==> job 9879 <==
## sdram_controller
module sdram_controller (
    wr_addr,
    wr_data,
    wr_enable,
    rd_addr,
    rd_data,
    rd_ready,
    rd_enable,
    busy, rst_n, clk,
    addr, bank_addr, data_in, data_out, data_oe, clock_enable, cs_n, ras_n, cas_n, we_n,
    data_mask_low, data_mask_high
);
==> flow/config.mk <==
export PLATFORM = sky130hd
export DESIGN_NAME = sdram_controller
export DESIGN_NICKNAME = sdram_controller
export VERILOG_FILES = /design/flow/design.v
export SDC_FILE = /design/flow/constraint.sdc
export NUM_CORES = 4
export LEC_CHECK = 0
export CAP_MARGIN = 20
export CELL_PAD_IN_SITES_DETAIL_PLACEMENT = 1
export CORE_MARGIN = 2
export CORE_UTILIZATION = 40
export CTS_CLUSTER_DIAMETER = 155
export GPL_ROUTABILITY_DRIVEN = 0
export GPL_TIMING_DRIVEN = 0
export HOLD_SLACK_MARGIN = 0.13
export MIN_ROUTING_LAYER = met2
export SLEW_MARGIN = 15
==> flow/constraint.sdc <==
create_clock -name core_clock -period 5.6 [get_ports {clk}]
set_input_delay 1.1200 -clock core_clock [delete_from_list [all_inputs] [get_ports {clk}]]
set_output_delay 1.1200 -clock core_clock [all_outputs]
set_load 0.01 [all_outputs]
run.sh (not shown) runs the stock make flow with config.mk's settings and CLKGATE_MAP_FILE=.
==> job 7730 (differences from job 9879) <==
- CELL_PAD_IN_SITES_DETAIL_PLACEMENT: 1 -> default
- CORE_UTILIZATION: 40 -> 63
- CTS_CLUSTER_DIAMETER: 155 -> 105
- CTS_CLUSTER_SIZE: default -> 29
- GPL_ROUTABILITY_DRIVEN: 0 -> default
- GPL_TIMING_DRIVEN: 0 -> default
- HOLD_SLACK_MARGIN: 0.13 -> 0.28
- MIN_ROUTING_LAYER: met2 -> default
- PLACE_DENSITY: default -> 0.81
- SLEW_MARGIN: 15 -> 30
==> flow/constraint.sdc (replaced) <==
create_clock -name core_clock -period 2.34 [get_ports {clk}]
set_input_delay 0.4680 -clock core_clock [delete_from_list [all_inputs] [get_ports {clk}]]
set_output_delay 0.4680 -clock core_clock [all_outputs]
set_load 0.01 [all_outputs]
==> qor summary <==
item                                                                               job 7730                  job 9879
Result of the run                                                 aborted with a tool error            finished clean
Stage where the flow stopped                                 clock tree synthesis (4_1_cts)                         -
Synth Area in XOR/XNOR                                                               0.0166                    0.0166
Height of the die                                                              85.7 microns               107 microns
Worst slack at placement                                                          -0.263 ns                   1.49 ns
Largest type area fraction                                                            0.433                     0.433
PortBufs                                                                                138                       137
Number of flip-flops and latches in the synthesized netlist                              92                        92
Synth Area in Adders                                                                 0.0297                    0.0297
Most area-hungry cell type in the Yosys netlist                    sky130_fd_sc_hd__dfxtp_1  sky130_fd_sc_hd__dfxtp_1
Area of the core                                                              0.00642 sq mm              0.0103 sq mm
Cell area after synthesis                                                     0.00421 sq mm             0.00421 sq mm
# IOs                                                                                   141                       141
Number of enable flip-flop cells                                                          1                         1
Placement Cell Area                                                           0.00593 sq mm             0.00575 sq mm
Most common reg cell                                               sky130_fd_sc_hd__dfxtp_1  sky130_fd_sc_hd__dfxtp_1
Synth mux share                                                                       0.130                     0.130
Dpl hpwl                                                                       9900 microns             10200 microns
Effective utilization at floorplan                                                    0.655                     0.410
Chip area                                                                     0.00735 sq mm              0.0114 sq mm
Placed instance count                                                                   725                       767
Number of cells in the yosys synthesis report                                           494                       494
Die extent in x                                                                85.7 microns               107 microns
Synth Net Count                                                                         588                       588
Number of core rows                                                                      29                        37


==> inputs of 11-27 <==
Starting RTL as in the previous note.
Settings: LEC_CHECK=0, CAP_MARGIN=20, CORE_MARGIN=2, CORE_UTILIZATION=72, CTS_CLUSTER_DIAMETER=115, CTS_CLUSTER_SIZE=46, PLACE_DENSITY=0.64, SETUP_SLACK_MARGIN=1.04, SLEW_MARGIN=20; clock period 3.59 ns.
==> inputs of 10-25, as changes to 11-27 <==
ABC_AREA = 1   (was unset)
CORE_UTILIZATION = 57   (was 72)
CTS_CLUSTER_DIAMETER = 371   (was 115)
CTS_CLUSTER_SIZE = 99   (was 46)
PLACE_DENSITY = 0.6   (was 0.64)
SETUP_SLACK_MARGIN = unset   (was 1.04)
==> flow/constraint.sdc (replaced) <==
create_clock -name core_clock -period 2.32 [get_ports {clk}]
set_input_delay 0.4640 -clock core_clock [delete_from_list [all_inputs] [get_ports {clk}]]
set_output_delay 0.4640 -clock core_clock [all_outputs]
set_load 0.01 [all_outputs]
==> inputs of 01-06, as changes to 11-27 <==
CORE_UTILIZATION = 40   (was 72)
CTS_CLUSTER_DIAMETER = unset   (was 115)
CTS_CLUSTER_SIZE = unset   (was 46)
PLACE_DENSITY = 0.6   (was 0.64)
SETUP_SLACK_MARGIN = unset   (was 1.04)
==> flow/constraint.sdc (replaced) <==
create_clock -name core_clock -period 7.5 [get_ports {clk}]
set_input_delay 1.5000 -clock core_clock [delete_from_list [all_inputs] [get_ports {clk}]]
set_output_delay 1.5000 -clock core_clock [all_outputs]
set_load 0.01 [all_outputs]
==> summary of the runs <==
01-06 completed without violations. 11-27 never finished: it broke off in global placement (3_3_place_gp), error GPL-0301. 10-25 finished with timing, DRC and antenna clean. Against 10-25, the setup slack of 01-06 is higher by 3.4 ns. Between 10-25 and 01-06, the lower synthesized cell count is in 01-06 (gap 20%, measured against 01-06). Final area: 10-25 is larger than 01-06 (1.5%). Of 10-25 and 01-06, 01-06 has the higher hold slack (gap 0.00093 ns). In 10-25 the cell count is larger than in 01-06, by about 11%. Against 10-25, the via count of 01-06 is smaller by about 14%.
==> figures <==
Run status: 01-06 finished clean; 11-27 stopped before the end; 10-25 finished clean
Last stage reached: 01-06 -; 11-27 global placement (3_3_place_gp); 10-25 -
Instance count of the mapped netlist: 01-06 494; 11-27 494; 10-25 591
Static Leak: 01-06 2.31 nW; 11-27 -; 10-25 2.90 nW
Fin Clk Skew: 01-06 0.0101 ns; 11-27 -; 10-25 0.00700 ns
Floorplan core density: 01-06 0.410; 11-27 0.755; 10-25 0.579
Clk Tree Root Cell: 01-06 clkbuf_8; 11-27 -; 10-25 clkbuf_8
Portion of synthesized cell area occupied by the leading cell type: 01-06 0.433; 11-27 0.433; 10-25 0.438
End point of the most critical hold path: 01-06 rd_data_r[12]; 11-27 -; 10-25 refresh_cnt[0]
Pre-CTS WS: 01-06 3.18 ns; 11-27 -; 10-25 0.0967 ns
Mux area share: 01-06 0.130; 11-27 0.130; 10-25 0
TritonCTS Buffers: 01-06 9; 11-27 -; 10-25 9
Synthesized cell area: 01-06 4210 µm²; 11-27 4210 µm²; 10-25 4160 µm²
Total Negative Setup Slacks: 01-06 0 ns; 11-27 -; 10-25 0 ns
Power and IR drop assume default switching activity.
